==> flow/design.v <==
`timescale 1ns / 1ps
module rotator # (
    DATA_WIDTH = 12,
    ANGLE_WIDTH = 16,
    ITERATION = 0,
    TAN_ANGLE = 0
)
(
    input clock, 
    input reset,
    input [1:0] quarter_in,
    input signed [DATA_WIDTH:0] x_in,
    input signed [DATA_WIDTH:0] y_in,
    input signed [ANGLE_WIDTH:0] z_in,
    output [1:0] quarter_out,
    output signed [DATA_WIDTH:0] x_out,
    output signed [DATA_WIDTH:0] y_out,
    output signed [ANGLE_WIDTH:0] z_out
);
    function signed [DATA_WIDTH:0] shift_register(
        input signed [DATA_WIDTH:0] register, 
        input integer n
    );
        integer i;
        begin
            shift_register = register;
            for (i = 0; i < n; i++) begin
                shift_register = {register[DATA_WIDTH], shift_register[DATA_WIDTH:1]};
            end
        end
    endfunction
    logic signed [DATA_WIDTH:0] Xd, Yd;
    assign Xd = shift_register(x_in, ITERATION);
    assign Yd = shift_register(y_in, ITERATION);   
    logic signed [DATA_WIDTH:0] X, Y; 
    logic signed [ANGLE_WIDTH:0] Z; 
    logic [1:0] Q;
    always_ff @(posedge clock) begin
        Q <= quarter_in;
        if (z_in < 0) begin
            X <= x_in + Yd;
            Y <= y_in - Xd;
            Z <= z_in + TAN_ANGLE;
        end
        else begin
            X <= x_in - Yd;
            Y <= y_in + Xd;
            Z <= z_in - TAN_ANGLE;
        end   
    end    
    assign x_out = X;
    assign y_out = Y;
    assign z_out = Z;    
    assign quarter_out = Q;
endmodule
`timescale 1ns / 1ps
module cordic_chain #(
    DATA_WIDTH = 12,
    ANGLE_WIDTH = 16,
    ITERATIONS = 16
)
(
    input clock,
    input reset,
    input [1:0] quarter_in,
    input signed [DATA_WIDTH:0] x_in,
    input signed [DATA_WIDTH:0] y_in,
    input signed [DATA_WIDTH:0] angle_in,
    output signed [DATA_WIDTH:0] x_out,
    output signed [DATA_WIDTH:0] y_out, 
    output [1:0] quarter_out 
 );
    logic [1:0] quarters [ITERATIONS:0];
    logic signed [DATA_WIDTH:0] xs [ITERATIONS:0];
    logic signed [DATA_WIDTH:0] ys [ITERATIONS:0];
    logic signed [ANGLE_WIDTH:0] zs [ITERATIONS:0];   
    assign quarters[0] = quarter_in;
    assign xs[0] = x_in;
    assign ys[0] = y_in;
    assign zs[0] = {1'b0, angle_in[DATA_WIDTH-1:0], 4'b0000};
    function [ANGLE_WIDTH:0] tan_angle; 
        input [3:0] iteration;
        begin
            case (iteration)
            4'b0000: tan_angle = 17'd25736;  
            4'b0001: tan_angle = 17'd15192;  
            4'b0010: tan_angle = 17'd8028;  
            4'b0011: tan_angle = 17'd4074;  
            4'b0100: tan_angle = 17'd2045;  
            4'b0101: tan_angle = 17'd1024;  
            4'b0110: tan_angle = 17'd512;  
            4'b0111: tan_angle = 17'd256;  
            4'b1000: tan_angle = 17'd128;  
            4'b1001: tan_angle = 17'd64;  
            4'b1010: tan_angle = 17'd32;  
            4'b1011: tan_angle = 17'd16;  
            4'b1100: tan_angle = 17'd8;  
            4'b1101: tan_angle = 17'd4;  
            4'b1110: tan_angle = 17'd2;  
            4'b1111: tan_angle = 17'd1;  
            endcase
        end
    endfunction
    genvar i;
    generate 
    for (i = 0; i < ITERATIONS; i++) begin
        rotator # (
            .DATA_WIDTH(DATA_WIDTH),
            .ANGLE_WIDTH(ANGLE_WIDTH),
            .ITERATION(i),
            .TAN_ANGLE(tan_angle(i))
        ) rotator_dut (
            .clock(clock),
            .reset(reset),
            .quarter_in(quarters[i]),
            .x_in(xs[i]),
            .y_in(ys[i]),
            .z_in(zs[i]),
            .quarter_out(quarters[i+1]),
            .x_out(xs[i+1]),
            .y_out(ys[i+1]),
            .z_out(zs[i+1])        
        );   
    end
    endgenerate
    assign x_out = xs[ITERATIONS];
    assign y_out = ys[ITERATIONS];
    assign quarter_out = quarters[ITERATIONS];
endmodule
`timescale 1ns / 1ps
module quarter_selector # (
    DATA_WIDTH = 12
)
(
    input clock, 
    input reset,
    input [1:0] quarter,
    input signed [DATA_WIDTH:0] x_in,
    input signed [DATA_WIDTH:0] y_in,
    output signed [DATA_WIDTH:0] x_out,
    output signed [DATA_WIDTH:0] y_out
);
logic [DATA_WIDTH:0] x_up, x_down;
logic [DATA_WIDTH:0] y_up, y_down;
assign x_up = x_in + 13'h800;
assign x_down = 13'h800 - x_in;
assign y_up = y_in + 13'h800;
assign y_down = 13'h800 - y_in;
logic [DATA_WIDTH:0] X, Y;
always_ff @(posedge clock) begin
    if (reset) begin
        X <= '0;
        Y <= '0;    
    end
    else begin
        case (quarter)
            2'b00: begin
                X <= x_up;
                Y <= y_up; 
            end
            2'b01: begin
                X <= x_down;
                Y <= y_up;                        
            end
            2'b10: begin
                X <= x_down;
                Y <= y_down;                                    
            end
            2'b11: begin
                X <= x_up;
                Y <= y_down;                                               
            end
        endcase    
    end
end
assign x_out = X;
assign y_out = Y;
endmodule
`timescale 1ns / 1ps
module phase_controller # (
    PHASE_WIDTH = 13
) 
(
    input clock, 
    input reset,
    output [PHASE_WIDTH-1:0] phase,
    output [1:0] quadrant   
);
localparam frequence_fraction = 8'd56;
localparam frequence_reverse_fraction = 8'd100 - frequence_fraction;
localparam phase_90 = 13'd3216;
localparam base_step = 2'd1;
localparam extended_step = 2'd2;
typedef enum logic [1:0] {
    QUADRANT_I, 
    QUADRANT_II,
    QUADRANT_III,
    QUADRANT_IV
} quadrant_state;
logic [PHASE_WIDTH-1:0] phase_out;
logic inc_en; 
logic counter_reset;
logic [15:0] counter;
always_ff @(posedge clock) begin
    if (reset) begin
        counter <= '0;
        inc_en <= '0;
    end
    else if (counter_reset) begin
        counter <= '0;
    end
    else begin
        if (counter >= 8'd100) begin
            inc_en <= '1;
            counter <= counter - frequence_reverse_fraction;
        end
        else begin
            inc_en <= '0;
            counter <= counter + frequence_fraction;
        end
    end
end
quadrant_state quadrant_out;
logic [15:0] angle_counter;
assign quadrant = quadrant_out;
assign phase = phase_out;
always_ff @(posedge clock) begin
    if (reset) begin
        quadrant_out <= QUADRANT_I;
        phase_out <= '0;
        angle_counter <= '0;
    end
    else case (quadrant_out)
        QUADRANT_I: begin
            if (angle_counter >= phase_90) begin
                quadrant_out <= QUADRANT_II;
                angle_counter <= '0;                
            end
            else begin
                if (inc_en) begin
                    phase_out <= phase_out + extended_step;
                    angle_counter <= angle_counter + extended_step;
                end
                else begin
                    phase_out <= phase_out + base_step;
                    angle_counter <= angle_counter + base_step;
                end
            end
        end
        QUADRANT_II: begin
            if (angle_counter >= phase_90) begin
                quadrant_out <= QUADRANT_III;
                angle_counter <= '0;                
            end
            else begin
                if (inc_en) begin
                    phase_out <= phase_out - extended_step;
                    angle_counter <= angle_counter + extended_step;
                end
                else begin
                    phase_out <= phase_out - base_step;
                    angle_counter <= angle_counter + base_step;
                end
            end           
        end
        QUADRANT_III: begin
            if (angle_counter >= phase_90) begin
                quadrant_out <= QUADRANT_IV;
                angle_counter <= '0;                
            end
            else begin
                if (inc_en) begin
                    phase_out <= phase_out + extended_step;
                    angle_counter <= angle_counter + extended_step;
                end
                else begin
                    phase_out <= phase_out + base_step;
                    angle_counter <= angle_counter + base_step;
                end
            end        
        end
        QUADRANT_IV: begin
            if (angle_counter >= phase_90) begin
                quadrant_out <= QUADRANT_I;
                angle_counter <= '0;                
            end
            else begin
                if (inc_en) begin
                    phase_out <= phase_out - extended_step;
                    angle_counter <= angle_counter + extended_step;
                end
                else begin
                    phase_out <= phase_out - base_step;
                    angle_counter <= angle_counter + base_step;
                end
            end                                 
        end
    endcase
end
always_ff @(posedge clock) begin
    if (reset) begin
        counter_reset <= '0;
    end
    else if (angle_counter >= phase_90) begin
        counter_reset <= '1;
    end
    else begin
        counter_reset <= '0;
    end
end
endmodule
`timescale 1ns / 1ps
module cordic # (
    DATA_WIDTH = 12
)
(
    input clock,
    input reset,    
    output signed [DATA_WIDTH:0] sine,
    output signed [DATA_WIDTH:0] cosine
);
    localparam A = 16'h04DB;  
    logic [DATA_WIDTH:0] phase;
    logic [1:0] quarter;
    logic signed [DATA_WIDTH:0] x0;
    logic signed [DATA_WIDTH:0] y0;
    assign x0 = A;
    assign y0 = '0;
    phase_controller # (
        .PHASE_WIDTH(13)
    ) phase_controller_dut (
        .clock(clock),
        .reset(reset),
        .phase(phase),
        .quadrant(quarter)
    );
    logic signed [DATA_WIDTH:0] x_out;
    logic signed [DATA_WIDTH:0] y_out;
    logic [1:0] quarter_out;
    cordic_chain # (
        .DATA_WIDTH(12),
        .ANGLE_WIDTH(16),
        .ITERATIONS(16)
    ) cordic_chain_dut (
        .clock(clock),
        .reset(reset),
        .quarter_in(quarter),
        .x_in(x0),
        .y_in(y0),
        .angle_in(phase),        
        .x_out(x_out),
        .y_out(y_out),
        .quarter_out(quarter_out)        
    );
    quarter_selector # (
        .DATA_WIDTH(12)
    ) quarter_selector_dut (
        .clock(clock),
        .reset(reset),
        .quarter(quarter_out),
        .x_in(x_out),
        .y_in(y_out),
        .x_out(cosine),
        .y_out(sine)
    );
endmodule
==> flow/run.sh <==
#!/bin/bash
# the make line also repeats each setting of config.mk as NAME=value (left out here)
make -C /OpenROAD-flow-scripts/flow DESIGN_CONFIG=/design/flow/config.mk WORK_HOME=/design/flow/orfs CLKGATE_MAP_FILE= finish
==> flow/config.mk <==
export PLATFORM = sky130hd
export DESIGN_NAME = cordic
export DESIGN_NICKNAME = cordic
export VERILOG_FILES = /design/flow/design.v
export SDC_FILE = /design/flow/constraint.sdc
export NUM_CORES = 4
export LEC_CHECK = 0
export ABC_AREA = 0
export CAP_MARGIN = 15
export CELL_PAD_IN_SITES_GLOBAL_PLACEMENT = 0
export CORE_MARGIN = 9
export CORE_UTILIZATION = 71
export CTS_CLUSTER_SIZE = 40
export GPL_ROUTABILITY_DRIVEN = 1
export GPL_TIMING_DRIVEN = 1
export HOLD_SLACK_MARGIN = 0.29
export MAX_ROUTING_LAYER = met4
export MIN_ROUTING_LAYER = met1
export PLACE_DENSITY = 0.35
export SETUP_SLACK_MARGIN = 0.32
export SLEW_MARGIN = 20
==> flow/constraint.sdc <==
create_clock -name core_clock -period 5.18 [get_ports {clock}]
set_input_delay 1.0360 -clock core_clock [delete_from_list [all_inputs] [get_ports {clock}]]
set_output_delay 1.0360 -clock core_clock [all_outputs]
set_load 0.01 [all_outputs]
==> results.cfg, run 1 <==
; yosys + openroad results
[run_status]
status = timing/DRC/antenna clean

[worst_setup_path]
crit_cells = 10
r2r-end = cordic_chain_dut.genblk1[10].rotator_dut.X[12]
slowest_stage = a2111oi_1
worstPathCellList = inv_1 > nor2_1 > a21oi_1 > ha_1 > a21oi_1 > o21ai_0 > a2111oi_1 > o41ai_1 > a21oi_1 > xnor3_1
cp_max_fo = 14
crit_family = AND-OR/OR-AND gates
start_kind = flip-flop
crit_top_cell = a21oi_1
crit_path_end = cordic_chain_dut.genblk1[10].rotator_dut.X[12]
critical_path_arrival_ns = 3.80
crit_start = cordic_chain_dut.genblk1[9].rotator_dut.Z[16]
r2r_slack_ns = 1.85
worstSetupPathType = reg -> reg
worstPathBufferInverterCount = 1
rr_startpoint = cordic_chain_dut.genblk1[9].rotator_dut.Z[16]
critPathCaptureType = flip-flop
max_stage_delay_ns = 0.68
r2r_cells = 10
worst_ep_required_time_ns = 5.66

[die]
fp-utilization_pct = 72.1
die_y_um = 252
dieArea_um2 = 63600
num_rows = 85
die_x_um = 252
io_pins = 28
core_area_um2 = 54000

[sta]
hold_viol = 0
setup_viol = 0
fmax_mhz = 301
worst_pin_slew_ns = 0.963
slew_violations = 0
rsz0062_at_grt = no
fin_skew_ns = 0.0207
max-slew-margin-rel_pct = 35.8
layout_min_cycle_time_ns = 3.33
fin_ws_ns = 1.85
timing.setup.tns_ns = 0
period_used_pct = 64.2

[yosys]
yosys.area_share.adder_pct = 19.4
ys_types = 71
largest_area_cell = dfxtp_1
yosys_most_used_dff = dfxtp_1
synthArstFlopShare_pct = 0
ys_ff = 690
top_cell_area_share_pct = 35.5
ys_area_um2 = 39000
yosys.area_share.xor_xnor_pct = 11.5
ys_seq_share_pct = 35.5
syn_avg_cell_area_um2 = 9.30
area_leaders = dfxtp_1 35%, ha_1 17%, xnor2_1 7.7%, a21oi_1 4.7%, xor2_1 3.6%
netlist_area_um2 = 39000
ys_cells = 4190
synth_warnings = 27
synth.most_common_cell = dfxtp_1
edf_count = 0
mux_area_share_pct = 1.10
synthCells = 4190
ys_sh_simple_pct = 11.7
ys_top_logic_family = adder cells
top_cells_by_count = 690 x dfxtp_1, 539 x ha_1, 368 x nor2_1, 367 x a21oi_1, 344 x xnor2_1
post_synth_ao_oa_area_fraction_pct = 18.0

[placement]
placed_area_um2 = 39900
dp_slack_ns = 1.89
port-buffer-count = 27
place_inst = 4863
hpwl_um = 56800
gp_congestion = 0.907

[cts]
clk_latency_ns = 0.61
cts_root_buf = clkbuf_16
cts_tree = done
cts_setup_buffers = 0
htree_levels = 3
cts.clk_slew.worst_paths_ns = 0.06
clock_sinks = 690
cts_buffers = 74
holdBufCountCts = 0
post_cts_resized = 0
clk_path_buf_depth = 3

[global_routing]
gr-usage-met3_pct = 3.44
grt_pass1_vias = 28100
grtUsageTotal_pct = 24.5
globalRouteMet1Util_pct = 28.2
grt-busiest-layer = met2
antenna_found_initial = 0
grt_use_met2_pct = 42.5
grt-ovfl-total = 0
grt_max_degree = 45
grt_pass1_wl_um = 129000

[hold_path]
min_path_cells = 0
hp-class = reg -> reg
min_to = cordic_chain_dut.genblk1[7].rotator_dut.Z[2]
min_from = cordic_chain_dut.genblk1[6].rotator_dut.Z[2]

[run]
drv_cap = 0
warning_count = 64

[route]
drtAntennaViolNets = 0
dr_total_vias = 29100
drt_pass1_iterations = 8
viasPerCell = 5.82
drtIter0Drc = 1281
wl_um = 76300
drc = 0
wire_per_inst_um = 15.3

[cells_and_area]
area_growth_pct = 9.15
final_cells = 4997
nNetsFinal = 4824
finalInstanceArea_um2 = 42500
-- routing by layer --
layer | share of wire (%) | vias to the layer above
met2 | 49 | 518
met1 | 44 | 13400
met3 | 4.0 | 178
met4 | 3.7 | 0
li1 | - | 15000
met5 | 0 | -
-- stage by stage --
step / hold slack (ns) / utilization, %
CTS: 0.325 / 78.7
finish: 0.323 / 78.7
detailed placement: 0.312 / 73.9
global route: 0.328 / 78.7
floorplan: 0.310 / -
global placement: 0.310 / 73.9
-- cell type report --
type / instances / area (um2)
Multi-Input combinational cell: 3202 / 24000
Sequential cell: 690 / 13800
Fill cell: 3803 / 11500
Clock buffer: 100 / 2120
Inverter: 243 / 912
Tap cell: 696 / 871
Clock inverter: 33 / 472
Timing Repair Buffer: 32 / 303
Antenna cell: 1 / 2.50
==> inputs of run 2 (changes only) <==
Settings changed: ABC_AREA 0 to 1, CAP_MARGIN 15 to 5, CELL_PAD_IN_SITES_GLOBAL_PLACEMENT 0 to default, CORE_MARGIN 9 to 2, CORE_UTILIZATION 71 to 72, CTS_CLUSTER_DIAMETER from default to 285, CTS_CLUSTER_SIZE 40 to default, GPL_ROUTABILITY_DRIVEN 1 to default, GPL_TIMING_DRIVEN 1 to default, HOLD_SLACK_MARGIN 0.29 to 0.28, MAX_ROUTING_LAYER met4 to default, MIN_ROUTING_LAYER met1 to default, PLACE_DENSITY 0.35 to default, SETUP_SLACK_MARGIN 0.32 to default.
Clock period 5.18 ns to 2.04 ns, I/O delays scaled along.
==> run 2 against run 1 <==
Against the previous run:
- the run now fails in 5_1_grt
- synthesized area increased by 1.7%
- die area decreased by 11%
- synthesized cell count increased by 16%
==> results.cfg, run 2 <==
; physical design summary
[run_status]
error_line = [ERROR DPL-0038] Utilization greater than 100%, impossible to legalize
outcome.stop_stage = 5_1_grt
status = aborted with a tool error

[die]
dieArea_um2 = 56900
core_area_um2 = 54100
die_x_um = 239
io_pins = 28
die_y_um = 239
fp-utilization_pct = 73.2
num_rows = 85

[yosys]
ys_area_um2 = 39600
ys_cells = 4844
mux_area_share_pct = 0
yosys.area_share.xor_xnor_pct = 11.2
ys_seq_share_pct = 34.9
ys_top_logic_family = adder cells
top_cells_by_count = 814 x nand2_1, 690 x dfxtp_1, 557 x a21oi_1, 539 x ha_1, 517 x inv_1
synthCells = 4844
ys_ff = 690
ys_types = 52
synthArstFlopShare_pct = 0
yosys_most_used_dff = dfxtp_1
synth_warnings = 27
area_leaders = dfxtp_1 35%, ha_1 17%, xor2_1 8.4%, nand2_1 7.7%, a21oi_1 7.0%
netlist_area_um2 = 39600
synth.most_common_cell = nand2_1
ys_sh_simple_pct = 16.0
post_synth_ao_oa_area_fraction_pct = 13.4
edf_count = 0
largest_area_cell = dfxtp_1
syn_avg_cell_area_um2 = 8.18
yosys.area_share.adder_pct = 19.0
top_cell_area_share_pct = 34.9

[placement]
placed_area_um2 = 45400
gp_congestion = 0.937
place_inst = 6121
hpwl_um = 67300
port-buffer-count = 27
dp_slack_ns = -0.290

[cts]
clock_sinks = 690
cts_root_buf = clkbuf_16
holdBufCountCts = 0
clk_path_buf_depth = 3
cts_buffers = 74
htree_levels = 3
==> run 2: timing repair <==
action                     CTS
setup buffers               55
pin swaps                  264
resized                    538
setup endpoints to repair  180
hold endpoints to repair     0
gates cloned                 1
==> run 2: metrics by stage <==
step / hold WS, ns / util (%) / TNS [ns]
2_1_floorplan: 0.310 / - / -0.126
3_3_place_gp: 0.310 / 83.9 / -8.02
3_5_place_dp: 0.312 / 83.9 / -16.01
4_1_cts: 0.321 / 93.0 / -3.83
==> inputs of run 3 (changes only) <==
Settings changed: CAP_MARGIN 5 to 20, CTS_CLUSTER_DIAMETER 285 to 400, CTS_CLUSTER_SIZE from default to 15, HOLD_SLACK_MARGIN 0.28 to default, PLACE_DENSITY from default to 0.42, SETUP_SLACK_MARGIN from default to -0.12.
Clock period 2.04 ns to 2.27 ns, I/O delays scaled along.
==> run 3 against run 2 <==
Against the previous run:
- the layout now fails its checks (negative setup slack)
- die area did not move
- synthesized area is the same
- synthesized cell count stayed put
==> results.cfg, run 3 <==
; yosys + openroad results
[run_status]
status = complete, but fails checks
so.violations = negative setup slack

[yosys]
ys_seq_share_pct = 34.9
netlist_area_um2 = 39600
ys_sh_simple_pct = 16.0
edf_count = 0
yosys.area_share.xor_xnor_pct = 11.2
ys_cells = 4844
area_leaders = dfxtp_1 35%, ha_1 17%, xor2_1 8.4%, nand2_1 7.7%, a21oi_1 7.0%
yosys_most_used_dff = dfxtp_1
mux_area_share_pct = 0
yosys.area_share.adder_pct = 19.0
largest_area_cell = dfxtp_1
synthCells = 4844
ys_top_logic_family = adder cells
top_cells_by_count = 814 x nand2_1, 690 x dfxtp_1, 557 x a21oi_1, 539 x ha_1, 517 x inv_1
ys_ff = 690
post_synth_ao_oa_area_fraction_pct = 13.4
synth_warnings = 27
syn_avg_cell_area_um2 = 8.18
ys_area_um2 = 39600
synthArstFlopShare_pct = 0
ys_types = 52
synth.most_common_cell = nand2_1
top_cell_area_share_pct = 34.9

[worst_setup_path]
worstPathCellList = nor3_4 > nand3_2 > nor3_2 > nor2_1 > xor2_1 > inv_1 > ha_1 > nand2_2 > nor2_1 > nand2_1 > o211ai_1 > nand2_1 > nand2_1 > xor2_1
crit_family = simple AND/OR/NAND/NOR gates
r2r-end = cordic_chain_dut.genblk1[3].rotator_dut.Y[10]
rr_startpoint = cordic_chain_dut.genblk1[2].rotator_dut.X[5]
worst_ep_required_time_ns = 2.82
r2r_slack_ns = -0.10
crit_cells = 14
crit_start = cordic_chain_dut.genblk1[2].rotator_dut.X[5]
crit_top_cell = nand2_1
start_kind = flip-flop
cp_max_fo = 3
crit_path_end = cordic_chain_dut.genblk1[3].rotator_dut.Y[10]
worstSetupPathType = reg -> reg
max_stage_delay_ns = 0.35
r2r_cells = 14
critical_path_arrival_ns = 2.93
worstPathBufferInverterCount = 1
critPathCaptureType = flip-flop
slowest_stage = dfxtp_2

[run]
drv_cap = 0
warning_count = 65

[hold_path]
min_from = cordic_chain_dut.genblk1[4].rotator_dut.Z[5]
hp-class = reg -> reg
min_path_cells = 0
min_to = cordic_chain_dut.genblk1[5].rotator_dut.Z[5]

[sta]
max-slew-margin-rel_pct = 63.4
fmax_mhz = 421
setup_viol = 17
worst_pin_slew_ns = 0.548
slew_violations = 0
fin_ws_ns = -0.104
period_used_pct = 105
hold_viol = 0
layout_min_cycle_time_ns = 2.37
fin_skew_ns = 0.0269
rsz0062_at_grt = yes

[cts]
htree_levels = 2
cts_buffers = 51
holdBufCountCts = 0
cts_tree = done
clk_path_buf_depth = 3
cts.clk_slew.worst_paths_ns = 0.07
clock_sinks = 690
cts_root_buf = clkbuf_16
clk_latency_ns = 0.63

[global_routing]
grtUsageTotal_pct = 28.5
grt_pass1_vias = 31600
grt_max_degree = 25
grt_pass1_wl_um = 138000
grt-ovfl-total = 0
antenna_found_initial = 0

[cells_and_area]
finalInstanceArea_um2 = 44700
n_fill_cell = 3589
nNetsFinal = 5722
final_util_pct = 82.5
area_growth_pct = 12.7

[route]
wire_per_inst_um = 14.3
n_antenna_cell = 0
wl_um = 83400
viasPerCell = 5.55
drc = 0
drtAntennaViolNets = 0
drtIter0Drc = 1578
drt_pass1_iterations = 5
dr_total_vias = 32400

[die]
dieArea_um2 = 56900
die_y_um = 239
core_area_um2 = 54100
fp-utilization_pct = 73.2
io_pins = 28
num_rows = 85
die_x_um = 239

[placement]
gp_congestion = 0.902
hpwl_um = 62400
port-buffer-count = 27
placed_area_um2 = 42300
==> run 3: what timing repair did <==
item	in CTS	in global routing
setup buffers	1	26
pin swaps	1	45
setup endpoints to repair	15	97
gates cloned	0	0
resized	9	204
==> run 3: per-stage QoR <==
stage	instances	setup TNS (ns)	hold WS [ns]	worst slack [ns]
after floorplan	4847	-0.143	0.310	-0.0443
after CTS	5813	-2.88	0.320	-0.116
final	5838	-0.513	0.322	-0.104
after global routing	5838	-11.58	0.327	-0.279
after detailed placement	5758	-1.99	0.312	-0.146
after global placement	5758	-0.397	0.310	-0.0723
==> run 3: area by class of cell <==
cell class | count | area, um2 | share of cell area (%)
Timing Repair Buffer | 269 | 2120 | 4.76
Clock buffer | 52 | 1300 | 2.91
Inverter | 532 | 2010 | 4.50
Clock inverter | 2 | 50.0 | 0.112
Multi-Input combinational cell | 3597 | 24400 | 54.7
Sequential cell | 690 | 13900 | 31.0
Tap cell | 696 | 871 | 1.95
==> run 3: metal layers <==
metal	vias up	track usage, %	wire length, um
met2	557	54.0	42700
met4	0	7.63	1960
met5	-	0	0
met3	165	3.22	2640
met1	15000	33.8	36100
li1	16700	-	-
==> inputs of run 4 (changes only) <==
Settings changed: CORE_UTILIZATION 72 to 69, CTS_CLUSTER_DIAMETER 400 to default, CTS_CLUSTER_SIZE 15 to default, PLACE_DENSITY 0.42 to 0.6, SETUP_SLACK_MARGIN -0.12 to default.
Clock period 2.27 ns to 7.84 ns, I/O delays scaled along.
==> run 4 against run 3 <==
Against the previous run:
- the run now finishes clean
- fmax decreased by 33%
- worst hold slack worse by 0.0048 ns
- die area grew 4.3%
- synthesized area stayed put
- largest cell class unchanged
- highest routed layer unchanged
==> results.cfg, run 4 <==
; yosys + openroad results
[die]
die_x_um = 244
die_y_um = 244
dieArea_um2 = 59400
core_area_um2 = 56600
io_pins = 28
fp-utilization_pct = 70.0
num_rows = 87

[worst_setup_path]
critical_path_arrival_ns = 4.05
crit_family = buffers and inverters
worst_ep_required_time_ns = 8.34
start_kind = flip-flop
cp_max_fo = 24
slowest_stage = clkinv_1
r2r-end = cordic_chain_dut.genblk1[3].rotator_dut.Y[9]
crit_cells = 10
crit_path_end = cordic_chain_dut.genblk1[3].rotator_dut.Y[9]
crit_start = cordic_chain_dut.genblk1[2].rotator_dut.Z[16]
r2r_cells = 10
r2r_slack_ns = 4.29
worstSetupPathType = reg -> reg
max_stage_delay_ns = 0.88
worstPathBufferInverterCount = 2
critPathCaptureType = flip-flop
worstPathCellList = clkinv_1 > nand2_1 > xor2_1 > inv_1 > ha_1 > a21oi_1 > o21ai_0 > a21oi_1 > o21ai_0 > xor2_1
rr_startpoint = cordic_chain_dut.genblk1[2].rotator_dut.Z[16]

[cts]
cts_tree = done
holdBufCountCts = 0
clk_path_buf_depth = 3
clk_latency_ns = 0.61
htree_levels = 3
cts_buffers = 74
cts_root_buf = clkbuf_16
post_cts_resized = 0
clock_sinks = 690
cts.clk_slew.worst_paths_ns = 0.06
cts_setup_buffers = 0

[sta]
period_used_pct = 45.3
setup_viol = 0
fin_skew_ns = 0.0169
max-slew-margin-rel_pct = 36.4
timing.setup.tns_ns = 0
rsz0062_at_grt = no
fmax_mhz = 282
slew_violations = 0
hold_viol = 0
worst_pin_slew_ns = 0.951
layout_min_cycle_time_ns = 3.55

[placement]
hpwl_um = 59800
gp_congestion = 0.889
port-buffer-count = 27

[route]
wire_per_inst_um = 13.7
drtIter0Drc = 1252
dr_total_vias = 31000
drtAntennaViolNets = 0
wl_um = 78800
n_antenna_cell = 0
viasPerCell = 5.41
drt_pass1_iterations = 6
drc = 0

[yosys]
ys_cells = 4844
edf_count = 0
ys_sh_simple_pct = 16.0
post_synth_ao_oa_area_fraction_pct = 13.4
ys_types = 52
yosys.area_share.adder_pct = 19.0
ys_area_um2 = 39600
syn_avg_cell_area_um2 = 8.18
yosys_most_used_dff = dfxtp_1
area_leaders = dfxtp_1 35%, ha_1 17%, xor2_1 8.4%, nand2_1 7.7%, a21oi_1 7.0%
synthArstFlopShare_pct = 0
mux_area_share_pct = 0
top_cell_area_share_pct = 34.9
ys_top_logic_family = adder cells
top_cells_by_count = 814 x nand2_1, 690 x dfxtp_1, 557 x a21oi_1, 539 x ha_1, 517 x inv_1
netlist_area_um2 = 39600
largest_area_cell = dfxtp_1
synthCells = 4844
yosys.area_share.xor_xnor_pct = 11.2
ys_ff = 690
ys_seq_share_pct = 34.9
synth_warnings = 27
synth.most_common_cell = nand2_1

[hold_path]
hp-class = reg -> reg
min_from = cordic_chain_dut.genblk1[5].rotator_dut.Z[1]
min_path_cells = 0
min_to = cordic_chain_dut.genblk1[6].rotator_dut.Z[1]

[global_routing]
antenna_found_initial = 0
grtUsageTotal_pct = 26.7
grt_max_degree = 28
grt_pass1_wl_um = 135000
grt_pass1_vias = 30400
grt-ovfl-total = 0

[cells_and_area]
area_growth_pct = 9.05
nNetsFinal = 5506

[run]
warning_count = 64
drv_cap = 0

[run_status]
status = timing/DRC/antenna clean
==> run 4: area by class of cell <==
type / instances / area, um2
clock inverters: 32 / 433
flip-flops and latches: 690 / 13800
inverters: 532 / 2000
clock buffers: 100 / 2060
fillers: 4345 / 13400
well taps: 756 / 946
repair buffers: 30 / 293
multi-input cells: 3597 / 23700
==> run 4: per-layer routing <==
layer  track usage (%)  wire (um)  vias to the layer above
li1                  -          -                    16300
met1              31.8      35100                    14000
met2              49.4      38900                      510
met3              3.91       3040                      139
met4              7.75       1730                        0
met5                 0          0                        -
==> run 4: through the flow <==
step                instances  setup WS (ns)  hold slack [ns]  util, %  instance area [um2]
finish                   5737           4.29            0.317     76.3                43200
global route             5737           3.88            0.329     76.3                43200
CTS                      5737           4.33            0.311     76.3                43200
detailed placement       5605           3.96            0.312     71.9                40700
global placement         5605           4.01            0.310     71.9                40700
floorplan                4847           5.29            0.310        -                39600
==> inputs of run 5 (changes only) <==
Settings changed: CORE_UTILIZATION 69 to 72, CTS_CLUSTER_DIAMETER from default to 400, CTS_CLUSTER_SIZE from default to 100, PLACE_DENSITY 0.6 to 0.42.
Clock period 7.84 ns to 1.99 ns, I/O delays scaled along.
==> run 5 against run 4 <==
Against the previous run:
- the flow now stops in 5_1_grt
- synthesized area stayed put
- die area is 4.1% lower
- synthesized cell count stayed put
==> results.cfg, run 5 <==
; physical design summary
[cts]
htree_levels = 1
holdBufCountCts = 0
clk_path_buf_depth = 3
cts_buffers = 10
cts_root_buf = clkbuf_16
clock_sinks = 690

[placement]
hpwl_um = 69200
place_inst = 6184
port-buffer-count = 27
gp_congestion = 0.900

[die]
die_x_um = 239
core_area_um2 = 54100
io_pins = 28
die_y_um = 239
num_rows = 85
dieArea_um2 = 56900
fp-utilization_pct = 73.2

[yosys]
area_leaders = dfxtp_1 35%, ha_1 17%, xor2_1 8.4%, nand2_1 7.7%, a21oi_1 7.0%
largest_area_cell = dfxtp_1
ys_area_um2 = 39600
mux_area_share_pct = 0
yosys.area_share.xor_xnor_pct = 11.2
synth_warnings = 27
syn_avg_cell_area_um2 = 8.18
post_synth_ao_oa_area_fraction_pct = 13.4
yosys.area_share.adder_pct = 19.0
synthArstFlopShare_pct = 0
edf_count = 0
ys_cells = 4844
top_cells_by_count = 814 x nand2_1, 690 x dfxtp_1, 557 x a21oi_1, 539 x ha_1, 517 x inv_1
ys_ff = 690
synthCells = 4844
netlist_area_um2 = 39600
yosys_most_used_dff = dfxtp_1
ys_types = 52
synth.most_common_cell = nand2_1
ys_seq_share_pct = 34.9
ys_top_logic_family = adder cells
top_cell_area_share_pct = 34.9
ys_sh_simple_pct = 16.0

[run_status]
outcome.stop_stage = 5_1_grt
error_line = [ERROR DPL-0038] Utilization greater than 100%, impossible to legalize
status = aborted with a tool error
-- run 5: timing repair --
action | CTS
endpoints found under the setup margin | 200
gates cloned | 2
resized | 646
setup buffers | 95
pin swaps | 375
-- run 5: stage by stage --
stage               hold slack, ns  cell area, um2  util [%]  worst slack, ns  TNS (ns)
floorplan                    0.310           40400         -          -0.0987    -0.688
global placement             0.310           46200      85.4           -0.227    -11.61
detailed placement           0.312           46200      85.4           -0.299    -21.01
CTS                          0.350           49800      92.0           -0.247    -10.79
==> inputs of run 6 (changes only) <==
Settings changed: ABC_AREA 1 to default, CAP_MARGIN 20 to 30, CELL_PAD_IN_SITES_DETAIL_PLACEMENT from default to 1, CORE_MARGIN 2 to 4, CORE_UTILIZATION 72 to 26, CTS_CLUSTER_DIAMETER 400 to default, CTS_CLUSTER_SIZE 100 to default, GPL_TIMING_DRIVEN from default to 1, MIN_ROUTING_LAYER from default to met2, PLACE_DENSITY 0.42 to 0.6, SETUP_SLACK_MARGIN from default to 0.11, SLEW_MARGIN 20 to 10.
Clock period 1.99 ns to 5.0 ns, I/O delays scaled along.
==> run 6 against run 5 <==
Against the previous run:
- the run now finishes clean
- synthesized cell count down 14%
- die area rose to 2.7 times the previous value
- synthesized area down 1.7%
==> results.cfg, run 6 <==
; yosys + openroad results
[run_status]
status = timing/DRC/antenna clean

[worst_setup_path]
start_kind = flip-flop
r2r_cells = 12
r2r-end = cordic_chain_dut.genblk1[10].rotator_dut.X[12]
worstPathCellList = inv_1 > ha_1 > inv_1 > ha_1 > inv_1 > o21ai_0 > ha_1 > o21a_1 > a2111oi_1 > o41ai_1 > a21oi_1 > xnor3_1
crit_family = AND-OR/OR-AND gates
worstPathBufferInverterCount = 3
max_stage_delay_ns = 0.58
crit_start = cordic_chain_dut.genblk1[9].rotator_dut.Y[10]
worstSetupPathType = reg -> reg
worst_ep_required_time_ns = 5.52
rr_startpoint = cordic_chain_dut.genblk1[9].rotator_dut.Y[10]
crit_cells = 12
r2r_slack_ns = 1.56
slowest_stage = o21ai_0
critPathCaptureType = flip-flop
cp_max_fo = 5
critical_path_arrival_ns = 3.96
crit_path_end = cordic_chain_dut.genblk1[10].rotator_dut.X[12]

[cts]
htree_levels = 3
cts.clk_slew.worst_paths_ns = 0.06
cts_setup_buffers = 0
cts_buffers = 78
cts_tree = done
cts_root_buf = clkbuf_16
clk_latency_ns = 0.67
post_cts_resized = 0
holdBufCountCts = 0
clk_path_buf_depth = 3
clock_sinks = 690

[yosys]
synthArstFlopShare_pct = 0
post_synth_ao_oa_area_fraction_pct = 18.0
area_leaders = dfxtp_1 35%, ha_1 17%, xnor2_1 7.7%, a21oi_1 4.7%, xor2_1 3.6%
ys_ff = 690
ys_sh_simple_pct = 11.7
top_cell_area_share_pct = 35.5
edf_count = 0
largest_area_cell = dfxtp_1
top_cells_by_count = 690 x dfxtp_1, 539 x ha_1, 368 x nor2_1, 367 x a21oi_1, 344 x xnor2_1
syn_avg_cell_area_um2 = 9.30
netlist_area_um2 = 39000
ys_cells = 4190
yosys.area_share.xor_xnor_pct = 11.5
synth_warnings = 27
ys_types = 71
ys_top_logic_family = adder cells
yosys_most_used_dff = dfxtp_1
yosys.area_share.adder_pct = 19.4
ys_area_um2 = 39000
ys_seq_share_pct = 35.5
mux_area_share_pct = 1.10
synthCells = 4190
synth.most_common_cell = dfxtp_1

[global_routing]
grt_pass1_vias = 46600
grt_pass1_wl_um = 152000
grt_max_degree = 45
antenna_found_initial = 0
grt-ovfl-total = 0
grtUsageTotal_pct = 17.2

[sta]
slew_violations = 0
layout_min_cycle_time_ns = 3.44
timing.setup.tns_ns = 0
rsz0062_at_grt = no
fin_skew_ns = 0.0351
setup_viol = 0
hold_viol = 0
whs_ns = 0.307
fmax_mhz = 291
worst_pin_slew_ns = 0.981
period_used_pct = 68.7
max-slew-margin-rel_pct = 32.9

[hold_path]
min_to = cordic_chain_dut.genblk1[6].rotator_dut.Z[8]
hp-class = reg -> reg
min_path_cells = 0
min_from = cordic_chain_dut.genblk1[5].rotator_dut.Z[8]

[cells_and_area]
n_fill_cell = 17200
final_cells = 6309
nNetsFinal = 4830
area_growth_pct = 13.4
logic_area_um2 = 24000
flop_area_um2 = 13800
finalInstanceArea_um2 = 44200

[route]
drc = 0
wire_per_inst_um = 14.7
drt_pass1_iterations = 9
viasPerCell = 6.59
dr_total_vias = 41600
n_antenna_cell = 0
wl_um = 92700
drtIter0Drc = 5266
drtAntennaViolNets = 0

[die]
fp-utilization_pct = 26.3
core_area_um2 = 148000
dieArea_um2 = 156000
io_pins = 28
die_x_um = 395
num_rows = 141
die_y_um = 395

[placement]
place_inst = 6169
gp_congestion = 0.857
placed_area_um2 = 41600
port-buffer-count = 27
hpwl_um = 68000

[run]
drv_cap = 0
warning_count = 62
## run 6: layer usage
layer | routed length, um | track usage [%] | vias to the layer above
met5 | 65 | 1.88 | -
met1 | 0 | - | 14900
met2 | 51500 | 21.9 | 11000
met4 | 5670 | 3.11 | 5
li1 | - | - | 14800
met3 | 35500 | 22.0 | 879
## run 6: final cells by class
class,instances,area share (%)
Multi-Input combinational cell,3202,54.4
Sequential cell,690,31.3
Tap cell,2002,5.67
Clock buffer,109,5.09
Inverter,243,2.07
Timing Repair Buffer,34,0.765
Clock inverter,29,0.751
## run 6: through the flow
| stage | setup WS, ns | util (%) |
|---|---|---|
| floorplan | 1.74 | - |
| global placement | 1.69 | 28.0 |
| detailed placement | 1.64 | 28.0 |
| CTS | 1.60 | 29.7 |
| global route | 1.20 | 29.8 |
| finish | 1.56 | 29.8 |
==> inputs of run 7 (changes only) <==
Settings changed: CAP_MARGIN 30 to 15, CELL_PAD_IN_SITES_DETAIL_PLACEMENT 1 to default, CORE_MARGIN 4 to 2, CORE_UTILIZATION 26 to 72, CTS_CLUSTER_SIZE from default to 35, GPL_TIMING_DRIVEN 1 to default, MIN_ROUTING_LAYER met2 to default, PLACE_DENSITY 0.6 to default, SETUP_SLACK_MARGIN 0.11 to 0.66, SLEW_MARGIN 10 to 20.
Clock period 5.0 ns to 2.6 ns, I/O delays scaled along.
==> run 7 against run 6 <==
Against the previous run:
- clock skew grew 0.014 ns
- critical path type unchanged
- die area shrank 64%
- non-clock buffer count grew 375
- setup slack lost 2.3 ns
- now fails the layout checks on negative setup slack
- global-route usage grew 18 points
- largest cell class unchanged
==> results.cfg, run 7 <==
; yosys + openroad results
[run_status]
status = complete, but fails checks
so.violations = negative setup slack

[run]
drv_cap = 0
warning_count = 67

[hold_path]
min_from = cordic_chain_dut.genblk1[5].rotator_dut.Q[0]
min_path_cells = 0
hp-class = reg -> reg
min_to = cordic_chain_dut.genblk1[6].rotator_dut.Q[0]

[route]
viasPerCell = 7.18
dr_total_vias = 38700
drtAntennaViolNets = 0
wl_um = 150000
drc = 0
drt_pass1_iterations = 11
drtIter0Drc = 4367
wire_per_inst_um = 27.9

[placement]
placed_area_um2 = 42200
port-buffer-count = 27
hpwl_um = 59900
gp_congestion = 0.905
dp_slack_ns = -0.0509

[yosys]
mux_area_share_pct = 1.10
ys_top_logic_family = adder cells
netlist_area_um2 = 39000
ys_cells = 4190
syn_avg_cell_area_um2 = 9.30
synthArstFlopShare_pct = 0
synthCells = 4190
synth.most_common_cell = dfxtp_1
edf_count = 0
area_leaders = dfxtp_1 35%, ha_1 17%, xnor2_1 7.7%, a21oi_1 4.7%, xor2_1 3.6%
top_cells_by_count = 690 x dfxtp_1, 539 x ha_1, 368 x nor2_1, 367 x a21oi_1, 344 x xnor2_1
top_cell_area_share_pct = 35.5
yosys.area_share.adder_pct = 19.4
yosys.area_share.xor_xnor_pct = 11.5
ys_sh_simple_pct = 11.7
yosys_most_used_dff = dfxtp_1
ys_seq_share_pct = 35.5
ys_area_um2 = 39000
ys_ff = 690
largest_area_cell = dfxtp_1
ys_types = 71
post_synth_ao_oa_area_fraction_pct = 18.0
synth_warnings = 27

[die]
die_x_um = 237
io_pins = 28
core_area_um2 = 53600
fp-utilization_pct = 72.7
dieArea_um2 = 56000
die_y_um = 237
num_rows = 85

[worst_setup_path]
start_kind = flip-flop
crit_family = XOR/XNOR gates
cp_max_fo = 4
worstPathBufferInverterCount = 1
slowest_stage = xor2_1
worstPathCellList = inv_2 > ha_4 > nor2_1 > xor2_1 > ha_1 > a21o_1 > a21oi_2 > o21ai_2 > a31oi_1 > o21ai_1 > xor2_1
r2r-end = cordic_chain_dut.genblk1[8].rotator_dut.X[10]
rr_startpoint = cordic_chain_dut.genblk1[7].rotator_dut.Y[9]
critical_path_arrival_ns = 3.86
crit_path_end = cordic_chain_dut.genblk1[8].rotator_dut.X[10]
max_stage_delay_ns = 0.88
crit_top_cell = xor2_1
crit_start = cordic_chain_dut.genblk1[7].rotator_dut.Y[9]
worst_ep_required_time_ns = 3.08
worstSetupPathType = reg -> reg
crit_cells = 11
critPathCaptureType = flip-flop
r2r_slack_ns = -0.78
r2r_cells = 11

[cells_and_area]
final_util_pct = 94.8
finalInstanceArea_um2 = 50800
nNetsFinal = 5201
area_growth_pct = 30.5

[cts]
cts_root_buf = clkbuf_16
cts_buffers = 74
holdBufCountCts = 0
clk_path_buf_depth = 3
clk_latency_ns = 0.69
htree_levels = 3
clock_sinks = 690
cts.clk_slew.worst_paths_ns = 0.08
cts_tree = done

[sta]
period_used_pct = 130
slew_violations = 0
rsz0062_at_grt = yes
worst_pin_slew_ns = 1.12
whs_ns = 0.322
layout_min_cycle_time_ns = 3.38
fin_skew_ns = 0.0492
setup_viol = 74
max-slew-margin-rel_pct = 24.8
fin_ws_ns = -0.783
hold_viol = 0
timing.setup.tns_ns = -13.58
fmax_mhz = 296

[global_routing]
grtUsageTotal_pct = 35.1
grt-ovfl-total = 0
grt_pass1_wl_um = 164000
antenna_found_initial = 12
grt_max_degree = 27
grt_pass1_vias = 33700
-- run 7: per-stage QoR --
stage,cells
2_1_floorplan,4193
3_3_place_gp,4965
3_5_place_dp,4965
4_1_cts,5261
5_1_grt,5378
6_report,5381
-- run 7: cell type report --
class	count	area [um2]
antenna	5	12.5
clock buffer	96	2110
clock inverter	40	469
fill	1394	2770
inverter	243	1030
multi-input combinational	3202	28900
sequential	690	14000
tap	696	871
timing repair buffer	409	3440
-- run 7: per-layer routing --
layer  track usage [%]  share of wire (%)  wire (um)  up-vias
li1                  -                  -          -    15800
met1              39.1                 32      47800    17800
met2              64.4                 45      67900     3435
met3              4.76                 11      16900     1695
met4              19.9                 12      17400       16
met5                 0               0.12        186        -
-- run 7: repair_timing --
item / in CTS / in global routing
endpoints found under the hold margin: 0 / 0
resized: 377 / 461
buffers inserted: 160 / 115
pin swaps: 254 / 282
setup endpoints to repair: 331 / 373
==> inputs of run 8 (changes only) <==
Settings changed: ABC_AREA from default to 1, CAP_MARGIN 15 to 20, CTS_CLUSTER_SIZE 35 to 16, SETUP_SLACK_MARGIN 0.66 to default.
Clock period 2.6 ns to 1.95 ns, I/O delays scaled along.
==> run 8 against run 7 <==
Against the previous run:
- the flow now stops in 5_1_grt
- die area increased by 1.7%
- synthesized area up 1.7%
- synthesized cell count increased by 16%
==> results.cfg, run 8 <==
; physical design summary
[yosys]
ys_cells = 4844
yosys.area_share.adder_pct = 19.0
area_leaders = dfxtp_1 35%, ha_1 17%, xor2_1 8.4%, nand2_1 7.7%, a21oi_1 7.0%
ys_types = 52
top_cells_by_count = 814 x nand2_1, 690 x dfxtp_1, 557 x a21oi_1, 539 x ha_1, 517 x inv_1
edf_count = 0
yosys.area_share.xor_xnor_pct = 11.2
synth_warnings = 27
largest_area_cell = dfxtp_1
ys_area_um2 = 39600
top_cell_area_share_pct = 34.9
netlist_area_um2 = 39600
synthArstFlopShare_pct = 0
ys_top_logic_family = adder cells
ys_ff = 690
yosys_most_used_dff = dfxtp_1
ys_sh_simple_pct = 16.0
post_synth_ao_oa_area_fraction_pct = 13.4
synth.most_common_cell = nand2_1
syn_avg_cell_area_um2 = 8.18
synthCells = 4844
ys_seq_share_pct = 34.9
mux_area_share_pct = 0

[placement]
gp_congestion = 0.943
port-buffer-count = 27
hpwl_um = 70500
place_inst = 6231

[cts]
cts_buffers = 74
cts_root_buf = clkbuf_16
htree_levels = 3
clk_path_buf_depth = 3
clock_sinks = 690

[die]
die_y_um = 239
num_rows = 85
fp-utilization_pct = 73.2
io_pins = 28
die_x_um = 239
dieArea_um2 = 56900
core_area_um2 = 54100

[run_status]
outcome.stop_stage = 5_1_grt
status = aborted with a tool error
error_line = [ERROR GRT-0116] Global routing finished with congestion. Check the congestion regions in the DRC Viewer.

[global_routing]
grtUsageTotal_pct = 72.1
grt-ovfl-total = 36
==> run 8: routing by layer <==
| layer | global-route usage [%] | GRT overflow |
|---|---|---|
| met5 | 20.1 | 0 |
| met3 | 52.7 | 4 |
| met4 | 79.6 | 21 |
| met1 | 68.4 | 1 |
| met2 | 93.2 | 10 |
==> run 8: metrics by stage <==
step | instance area [um2] | worst slack [ns]
after floorplan | 40600 | -0.139
after global placement | 46800 | -0.236
after detailed placement | 46800 | -0.359
after CTS | 52600 | -0.261
==> run 8: timing repair <==
| item | CTS |
|---|---|
| cloned | 2 |
| setup endpoints to repair | 239 |
| pin swaps | 385 |
| setup buffers | 87 |
| hold buffers | 0 |
| resized | 661 |
==> inputs of run 9 (changes only) <==
Settings changed: CAP_MARGIN 20 to 15, CELL_PAD_IN_SITES_DETAIL_PLACEMENT from default to 2, CELL_PAD_IN_SITES_GLOBAL_PLACEMENT from default to 1, CORE_ASPECT_RATIO from default to 1.71, CORE_MARGIN 2 to 9, CORE_UTILIZATION 72 to 21, CTS_CLUSTER_DIAMETER from default to 196, CTS_CLUSTER_SIZE 16 to 10, GPL_ROUTABILITY_DRIVEN from default to 0, GPL_TIMING_DRIVEN from default to 1, HOLD_SLACK_MARGIN from default to -0.07, MAX_ROUTING_LAYER from default to met5, MIN_ROUTING_LAYER from default to met2, PLACE_DENSITY_LB_ADDON from default to 0.02, SETUP_SLACK_MARGIN from default to 0.32, TNS_END_PERCENT from default to 65.
Clock period 1.95 ns to 4.31 ns, I/O delays scaled along.
==> run 9 against run 8 <==
Against the previous run:
- synthesized cell count unchanged
- die area grew to 3.6 times the previous value
- synthesized area unchanged
- now clean on timing, DRC and antenna
==> results.cfg, run 9 <==
; yosys + openroad results
[worst_setup_path]
worstSetupPathType = reg -> reg
critPathCaptureType = flip-flop
crit_top_cell = o21ai_0
cp_max_fo = 14
start_kind = flip-flop
critical_path_arrival_ns = 3.80
worstPathCellList = clkinv_1 > nand2_1 > o21ai_0 > xor2_1 > inv_1 > ha_1 > nand2_1 > o21ai_0 > a21oi_1 > o21ai_0 > xor2_1
crit_cells = 11
crit_start = cordic_chain_dut.genblk1[4].rotator_dut.Z[16]
worstPathBufferInverterCount = 2
rr_startpoint = cordic_chain_dut.genblk1[4].rotator_dut.Z[16]
max_stage_delay_ns = 0.63
crit_path_end = cordic_chain_dut.genblk1[5].rotator_dut.Y[9]
r2r_cells = 11
crit_family = AND-OR/OR-AND gates
r2r-end = cordic_chain_dut.genblk1[5].rotator_dut.Y[9]
slowest_stage = dfxtp_1
worst_ep_required_time_ns = 4.92
r2r_slack_ns = 1.12

[route]
drt_pass1_iterations = 8
wl_um = 133000
drtIter0Drc = 4207
wire_per_inst_um = 17.8
viasPerCell = 5.90
drc = 0
drtAntennaViolNets = 0
dr_total_vias = 44100

[cts]
cts_setup_buffers = 0
clk_latency_ns = 0.68
post_cts_resized = 0
holdBufCountCts = 0
clk_path_buf_depth = 3
clock_sinks = 690
cts_tree = done
cts_buffers = 78
htree_levels = 3
cts.clk_slew.worst_paths_ns = 0.07
cts_root_buf = clkbuf_16

[run]
drv_cap = 0
warning_count = 62

[yosys]
ys_ff = 690
synth.most_common_cell = nand2_1
ys_area_um2 = 39600
syn_avg_cell_area_um2 = 8.18
ys_types = 52
top_cells_by_count = 814 x nand2_1, 690 x dfxtp_1, 557 x a21oi_1, 539 x ha_1, 517 x inv_1
yosys_most_used_dff = dfxtp_1
synthArstFlopShare_pct = 0
yosys.area_share.adder_pct = 19.0
ys_top_logic_family = adder cells
top_cell_area_share_pct = 34.9
mux_area_share_pct = 0
yosys.area_share.xor_xnor_pct = 11.2
edf_count = 0
netlist_area_um2 = 39600
ys_seq_share_pct = 34.9
largest_area_cell = dfxtp_1
ys_cells = 4844
ys_sh_simple_pct = 16.0
synthCells = 4844
post_synth_ao_oa_area_fraction_pct = 13.4
area_leaders = dfxtp_1 35%, ha_1 17%, xor2_1 8.4%, nand2_1 7.7%, a21oi_1 7.0%
synth_warnings = 27

[sta]
setup_viol = 0
max-slew-margin-rel_pct = 44.5
rsz0062_at_grt = no
worst_pin_slew_ns = 0.831
timing.setup.tns_ns = 0
hold_viol = 0
layout_min_cycle_time_ns = 3.19
fin_skew_ns = 0.0225
period_used_pct = 74.0
fmax_mhz = 314
fin_ws_ns = 1.12
slew_violations = 0

[global_routing]
grt_pass1_vias = 52200
grt_max_degree = 28
grt-ovfl-total = 0
grtUsageTotal_pct = 19.3
grt_pass1_wl_um = 205000
antenna_found_initial = 1

[placement]
port-buffer-count = 27
dp_slack_ns = 1.15
hpwl_um = 108000
placed_area_um2 = 43000

[hold_path]
min_to = cordic_chain_dut.genblk1[7].rotator_dut.Z[6]
min_path_cells = 0
hp-class = reg -> reg
min_from = cordic_chain_dut.genblk1[6].rotator_dut.Z[6]

[die]
io_pins = 28
die_y_um = 586
core_area_um2 = 188000
dieArea_um2 = 205000
num_rows = 208
die_x_um = 350
fp-utilization_pct = 21.1

[cells_and_area]
finalInstanceArea_um2 = 45100
nNetsFinal = 5518
area_growth_pct = 13.7

[run_status]
status = timing/DRC/antenna clean
-- run 9: routing by layer --
metal / vias up / track usage, % / part of all wire [%]
met5: - / 0 / 0
met4: 0 / 4.39 / 5.3
met3: 471 / 17.2 / 27
met2: 11200 / 30.0 / 68
met1: 16200 / - / 0
li1: 16100 / - / -
-- run 9: area by class of cell --
cell class,count,area (um2)
fill,21700,143000
multi-input combinational,3597,23700
sequential,690,13800
tap,2520,3150
inverter,532,2000
clock buffer,78,1950
timing repair buffer,38,353
clock inverter,6,97.6
antenna,11,27.5
-- run 9: metrics by stage --
step	utilization, %	std cells	hold WS (ns)
after floorplan	-	4847	0.310
after detailed placement	22.9	7377	0.313
after global routing	24.0	7466	0.329
after global placement	22.9	7377	0.310
after CTS	24.0	7461	0.320
final	24.0	7472	0.317
==> inputs of run 10 (changes only) <==
Settings changed: ABC_AREA 1 to default, CAP_MARGIN 15 to 20, CELL_PAD_IN_SITES_DETAIL_PLACEMENT 2 to default, CELL_PAD_IN_SITES_GLOBAL_PLACEMENT 1 to default, CORE_ASPECT_RATIO 1.71 to default, CORE_MARGIN 9 to 2, CORE_UTILIZATION 21 to 72, CTS_CLUSTER_DIAMETER 196 to 388, CTS_CLUSTER_SIZE 10 to default, GPL_ROUTABILITY_DRIVEN 0 to default, GPL_TIMING_DRIVEN 1 to default, HOLD_SLACK_MARGIN -0.07 to default, MAX_ROUTING_LAYER met5 to default, MIN_ROUTING_LAYER met2 to default, PLACE_DENSITY_LB_ADDON 0.02 to 0.25, SETUP_SLACK_MARGIN 0.32 to default, SLEW_MARGIN 20 to 40, TNS_END_PERCENT 65 to default.
Clock period 4.31 ns to 2.6 ns, I/O delays scaled along.
==> run 10 against run 9 <==
Against the previous run:
- the layout now fails its checks (negative setup slack)
- clock skew about the same
- synthesized area down 1.7%
- global-route usage up 11 points
- fmax up 2.5%
- sequential share of layout area down 0.66 points
- synthesized cell count down 14%
- critical path type unchanged
- critical endpoint is now cordic_chain_dut.genblk1[8].rotator_dut.Y[11]
- largest cell class unchanged
==> results.cfg, run 10 <==
; yosys + openroad results
[yosys]
ys_types = 71
yosys.area_share.adder_pct = 19.4
ys_top_logic_family = adder cells
ys_sh_simple_pct = 11.7
area_leaders = dfxtp_1 35%, ha_1 17%, xnor2_1 7.7%, a21oi_1 4.7%, xor2_1 3.6%
mux_area_share_pct = 1.10
synth_warnings = 27
ys_area_um2 = 39000
yosys_most_used_dff = dfxtp_1
largest_area_cell = dfxtp_1
top_cells_by_count = 690 x dfxtp_1, 539 x ha_1, 368 x nor2_1, 367 x a21oi_1, 344 x xnor2_1
edf_count = 0
ys_cells = 4190
syn_avg_cell_area_um2 = 9.30
netlist_area_um2 = 39000
ys_ff = 690
ys_seq_share_pct = 35.5
synth.most_common_cell = dfxtp_1
post_synth_ao_oa_area_fraction_pct = 18.0
synthCells = 4190
yosys.area_share.xor_xnor_pct = 11.5
top_cell_area_share_pct = 35.5
synthArstFlopShare_pct = 0

[worst_setup_path]
worstPathBufferInverterCount = 1
rr_startpoint = cordic_chain_dut.genblk1[7].rotator_dut.X[10]
crit_family = AND-OR/OR-AND gates
worstPathCellList = nor2_4 > nand2_4 > ha_4 > mux2_4 > ha_4 > buf_4 > o21a_1 > o31ai_4 > a21o_1 > o31a_1 > xnor2_1
crit_cells = 11
crit_top_cell = ha_4
critical_path_arrival_ns = 3.56
critPathCaptureType = flip-flop
r2r-end = cordic_chain_dut.genblk1[8].rotator_dut.Y[11]
worstSetupPathType = reg -> reg
r2r_slack_ns = -0.51
r2r_cells = 11
cp_max_fo = 4
worst_ep_required_time_ns = 3.05
max_stage_delay_ns = 0.48
start_kind = flip-flop
crit_path_end = cordic_chain_dut.genblk1[8].rotator_dut.Y[11]
slowest_stage = xnor2_1
crit_start = cordic_chain_dut.genblk1[7].rotator_dut.X[10]

[sta]
slew_violations = 0
hold_viol = 0
fmax_mhz = 322
layout_min_cycle_time_ns = 3.11
fin_skew_ns = 0.0224
fin_ws_ns = -0.509
worst_pin_slew_ns = 0.774
max-slew-margin-rel_pct = 48.2
setup_viol = 46
rsz0062_at_grt = yes
period_used_pct = 120

[run]
drv_cap = 0
warning_count = 65

[route]
drt_pass1_iterations = 8
drtIter0Drc = 2738
drtAntennaViolNets = 0
wl_um = 107000
n_antenna_cell = 0
drc = 0
wire_per_inst_um = 20.1
viasPerCell = 6.41
dr_total_vias = 34000

[cells_and_area]
nNetsFinal = 5139
finalInstanceArea_um2 = 46300
flop_area_um2 = 13900
logic_area_um2 = 25500
area_growth_pct = 18.8
final_util_pct = 86.3
n_fill_cell = 2500

[hold_path]
min_path_cells = 0
hp-class = reg -> reg
min_to = cordic_chain_dut.genblk1[3].rotator_dut.Q[0]
min_from = cordic_chain_dut.genblk1[2].rotator_dut.Q[0]

[global_routing]
grt_max_degree = 27
grt_pass1_wl_um = 145000
grt_use_met2_pct = 56.1
grtUsageTotal_pct = 30.7
antenna_found_initial = 1
globalRouteMet1Util_pct = 35.2
grt-busiest-layer = met2
grt-ovfl-total = 0
grt_pass1_vias = 31400
gr-usage-met3_pct = 4.69

[run_status]
status = complete, but fails checks
so.violations = negative setup slack

[placement]
gp_congestion = 0.922
hpwl_um = 61300
port-buffer-count = 27
dp_slack_ns = -0.173
placed_area_um2 = 42100

[cts]
cts_buffers = 72
cts.clk_slew.worst_paths_ns = 0.06
clock_sinks = 690
clk_latency_ns = 0.63
holdBufCountCts = 0
htree_levels = 3
cts_root_buf = clkbuf_16
cts_tree = done
clk_path_buf_depth = 3

[die]
die_y_um = 237
die_x_um = 237
num_rows = 85
core_area_um2 = 53600
io_pins = 28
dieArea_um2 = 56000
fp-utilization_pct = 72.7

[pwr]
run 10: layout make-up:
cell class                 instances  area share, %
inverter                         243           2.01
clock inverter                    22          0.533
timing repair buffer             349           5.90
clock buffer                     102           4.53
multi-input combinational       3202           55.1
tap                              696           1.88
sequential                       690           30.0
run 10: layer usage:
layer	share of wire (%)	wire, um
met1	37	39300
met2	49	51800
met3	7.2	7680
met4	7.3	7770
met5	0.013	14
run 10: repair_timing:
item | CTS | global route
endpoints found under the setup margin | 47 | 107
gates resized | 87 | 295
pin swaps | 40 | 151
gates cloned | 0 | 0
buffers inserted | 10 | 36
run 10: through the flow:
stage	TNS, ns	std cells	hold WS [ns]
after floorplan	-0.00976	4193	0.310
after global placement	-0.491	5134	0.310
after detailed placement	-2.43	5134	0.312
after CTS	-0.134	5268	0.320
final	-5.33	5304	0.318
after global routing	-11.41	5304	0.322
==> inputs of run 11 (changes only) <==
Settings changed: CORE_UTILIZATION 72 to 70, CTS_CLUSTER_DIAMETER 388 to 397, CTS_CLUSTER_SIZE from default to 21, HOLD_SLACK_MARGIN from default to 0.28, PLACE_DENSITY from default to 0.6, PLACE_DENSITY_LB_ADDON 0.25 to default, SETUP_SLACK_MARGIN from default to 0.32, SLEW_MARGIN 40 to 20.
Clock period 2.6 ns to 2.78 ns, I/O delays scaled along.
==> run 11 against run 10 <==
Against the previous run:
- now clean on timing, DRC and antenna
- routed wire length down 21%
- final cell count down 2.0%
- non-clock buffer count down 76
- fmax up 14%
- register-to-register slack better by 0.55 ns
- critical path type unchanged
- highest routed layer is now met4
==> results.cfg, run 11 <==
; yosys + openroad results
[placement]
placed_area_um2 = 41000
place_inst = 5004
gp_congestion = 0.885
hpwl_um = 57800
port-buffer-count = 27

[yosys]
synth.most_common_cell = dfxtp_1
synthCells = 4190
synthArstFlopShare_pct = 0
synth_warnings = 27
edf_count = 0
ys_sh_simple_pct = 11.7
ys_cells = 4190
mux_area_share_pct = 1.10
yosys.area_share.adder_pct = 19.4
yosys.area_share.xor_xnor_pct = 11.5
yosys_most_used_dff = dfxtp_1
top_cells_by_count = 690 x dfxtp_1, 539 x ha_1, 368 x nor2_1, 367 x a21oi_1, 344 x xnor2_1
ys_seq_share_pct = 35.5
ys_types = 71
ys_ff = 690
post_synth_ao_oa_area_fraction_pct = 18.0
ys_top_logic_family = adder cells
largest_area_cell = dfxtp_1
syn_avg_cell_area_um2 = 9.30
ys_area_um2 = 39000
netlist_area_um2 = 39000
area_leaders = dfxtp_1 35%, ha_1 17%, xnor2_1 7.7%, a21oi_1 4.7%, xor2_1 3.6%
top_cell_area_share_pct = 35.5

[cts]
cts_buffers = 38
clk_latency_ns = 0.58
clock_sinks = 690
cts_root_buf = clkbuf_16
cts.clk_slew.worst_paths_ns = 0.09
holdBufCountCts = 0
htree_levels = 2
clk_path_buf_depth = 3
cts_tree = done

[worst_setup_path]
cp_max_fo = 4
critical_path_arrival_ns = 3.25
slowest_stage = a2111o_1
worstSetupPathType = reg -> reg
r2r-end = cordic_chain_dut.genblk1[9].rotator_dut.Y[10]
r2r_cells = 11
worstPathCellList = or3_4 > ha_4 > inv_1 > o21ai_2 > ha_4 > o21ai_2 > o21bai_2 > a2111o_1 > a31o_2 > a21oi_2 > xnor2_1
rr_startpoint = cordic_chain_dut.genblk1[8].rotator_dut.X[10]
start_kind = flip-flop
crit_cells = 11
crit_family = AND-OR/OR-AND gates
critPathCaptureType = flip-flop
r2r_slack_ns = 0.04
worst_ep_required_time_ns = 3.29
max_stage_delay_ns = 0.39
worstPathBufferInverterCount = 1
crit_path_end = cordic_chain_dut.genblk1[9].rotator_dut.Y[10]
crit_start = cordic_chain_dut.genblk1[8].rotator_dut.X[10]

[sta]
fin_skew_ns = 0.0120
fmax_mhz = 365
setup_viol = 0
whs_ns = 0.326
worst_pin_slew_ns = 0.732
max-slew-margin-rel_pct = 51.0
rsz0062_at_grt = yes
layout_min_cycle_time_ns = 2.74
slew_violations = 0
hold_viol = 0
period_used_pct = 98.5

[hold_path]
min_from = cordic_chain_dut.genblk1[9].rotator_dut.Z[2]
min_path_cells = 0
min_to = cordic_chain_dut.genblk1[10].rotator_dut.Z[2]
hp-class = reg -> reg

[die]
die_y_um = 240
die_x_um = 240
num_rows = 86
fp-utilization_pct = 70.7
dieArea_um2 = 57500
core_area_um2 = 55100
io_pins = 28

[run]
warning_count = 67
drv_cap = 0

[route]
drtIter0Drc = 1599
wl_um = 84500
wire_per_inst_um = 16.3
viasPerCell = 5.89
n_antenna_cell = 0
dr_total_vias = 30600
drtAntennaViolNets = 0
drt_pass1_iterations = 6
drc = 0

[cells_and_area]
finalInstanceArea_um2 = 45400
nNetsFinal = 5029
logic_area_um2 = 26300
final_cells = 5199
n_fill_cell = 3418
flop_area_um2 = 14000
area_growth_pct = 16.5

[global_routing]
grt_pass1_wl_um = 131000
grt_max_degree = 27
antenna_found_initial = 0
grtUsageTotal_pct = 27.1
grt_pass1_vias = 28800
grt-ovfl-total = 0

[run_status]
status = timing/DRC/antenna clean
## run 11: what timing repair did
action / in CTS / in global routing
setup buffers: 91 / 61
gates resized: 229 / 341
setup endpoints to repair: 102 / 139
endpoints found under the hold margin: 0 / 0
pin swaps: 139 / 215
## run 11: stage by stage
step,TNS (ns),util (%),worst slack (ns)
3_5_place_dp,0,74.4,0.0369
2_1_floorplan,0,-,0.170
4_1_cts,0,79.0,0.119
3_3_place_gp,0,74.4,0.113
5_1_grt,-0.121,82.3,-0.0801
6_report,0,82.3,0.0411
## run 11: routing by layer
layer	vias up	wire length (um)	GRT usage (%)
met5	-	0	0
met4	0	3060	10.3
met3	204	3020	3.18
met2	636	42400	49.2
met1	14500	36000	32.7
li1	15300	-	-
## run 11: cell type report
type                            count  share of cell area, %
Tap cell                          748                   2.06
Multi-Input combinational cell   3202                   57.9
Clock inverter                      2                 0.0303
Sequential cell                   690                   30.8
Timing Repair Buffer              273                   4.92
Clock buffer                       41                   2.17
Inverter                          243                   2.10
